## CORDIC_tanInv_sqrt
module CORDIC_tanInv_sqrt(
    output [15:0] X0,   
    output [15:0] Y0,   
    output [15:0] Z0,   
    input  [15:0] Xin,
    input  [15:0] Yin,
    input  [15:0] Zin,   
    input  clk
);
    wire signed [15:0] x_reg [15:0];
    wire signed [15:0] y_reg [15:0];
    wire signed [15:0] z_reg [15:0];
    wire [15:0] x_reg_sh [15:0];
    wire [15:0] y_reg_sh [15:0];
    wire [15:0] sum_x [15:0];
    wire [15:0] sum_y [15:0];
    wire [15:0] sum_z [15:0];
    wire [15:0] y_co;
    wire [15:0] alpha[15:0];
    assign alpha[0]  = 16'h1921;
    assign alpha[1]  = 16'h0ed6;
    assign alpha[2]  = 16'h07d6;
    assign alpha[3]  = 16'h03fa;
    assign alpha[4]  = 16'h01ff;
    assign alpha[5]  = 16'h00ff;
    assign alpha[6]  = 16'h007f;
    assign alpha[7]  = 16'h003f;
    assign alpha[8]  = 16'h001f;
    assign alpha[9]  = 16'h000f;
    assign alpha[10] = 16'h0007;
    assign alpha[11] = 16'h0003;
    assign alpha[12] = 16'h0001;
    assign alpha[13] = 16'h0001;
    assign alpha[14] = 16'h0001;
    assign alpha[15] = 16'h0000;
    Register rx0(x_reg[0], Xin, clk);
    Register ry0(y_reg[0], Yin, clk);
    Register rz0(z_reg[0], Zin, clk);
    assign x_reg_sh[0] = x_reg[0] >>> 0;
    assign y_reg_sh[0] = y_reg[0] >>> 0;
    not n0(y_co[0], y_reg[0][15]);   
    adder_sub ax0(sum_x[0], , x_reg[0], y_reg_sh[0], y_reg[0][15]);
    adder_sub ay0(sum_y[0], , y_reg[0], x_reg_sh[0], y_co[0]);
    adder_sub az0(sum_z[0], , z_reg[0], alpha[0], y_reg[0][15]);
    genvar i;
    generate
        for (i=1; i<16; i=i+1) begin : vectoring_stages
            Register rx(x_reg[i], sum_x[i-1], clk);
            Register ry(y_reg[i], sum_y[i-1], clk);
            Register rz(z_reg[i], sum_z[i-1], clk);
            assign x_reg_sh[i] = x_reg[i] >>> i;
            assign y_reg_sh[i] = y_reg[i] >>> i;
            not yn(y_co[i], y_reg[i][15]);
            adder_sub ax(sum_x[i], , x_reg[i], y_reg_sh[i], y_reg[i][15]);
  ...
For scale: about 5800 cells after synthesis, about 820 flip-flops, about 97 I/O pins, about 0.052 mm^2 of cells after synthesis.
clock: 2.96 ns
lec_check: 0
cap_margin: 15
core_aspect_ratio: 1.04
core_margin: 2
core_utilization: 70
cts_cluster_diameter: 361
gpl_routability_driven: 1
max_routing_layer: met4
slew_margin: 10
run.sh (not shown) runs the stock make flow with config.mk's settings and CLKGATE_MAP_FILE=.
The first run finished but fails on setup timing.
Edit:
Settings changed: CAP_MARGIN 15 to 20, CORE_ASPECT_RATIO 1.04 to not set, CORE_UTILIZATION 70 to 36, CTS_CLUSTER_DIAMETER 361 to not set, GPL_ROUTABILITY_DRIVEN 1 to not set, MAX_ROUTING_LAYER met4 to not set, SLEW_MARGIN 10 to 20.
Clock period 2.96 ns to 3.71 ns, I/O delays scaled along.
With this change the flow finished clean.
Final cell count rises by 5.9%.
Maximum frequency falls by 10%.
Wire length falls by 14%.
Core utilization falls by 44 points.
Synthesized cell count is unchanged.
Non-clock buffer count falls by 483.
Area after synthesis does not change.
Register-to-register slack is better by 0.40 ns.
Edit:
Settings changed: CORE_UTILIZATION 36 to 45.
Clock period 3.71 ns to 7.0 ns, I/O delays scaled along.
Result: The new run ran to the end with no violations; final cell count came out lower by 5.5%; via count went down by 0.31%; first-iteration DRC count hardly moves.
Edit:
Settings changed: CORE_UTILIZATION 45 to 40, SETUP_SLACK_MARGIN set to 1.11, TNS_END_PERCENT set to 5.
Outcome: Non-clock buffer count increases by 1. Global-route usage came out lower by 2.8 points. Count of clock-buffer cells in the layout came out higher by 7. Worst setup slack is better by 0.016 ns. Utilization shrinks by 5.5 points. Design area went up by 0.70%. Flip-flop count does not change. Sequential share of layout area went down by 0.20 points. Die area increases by 12%.
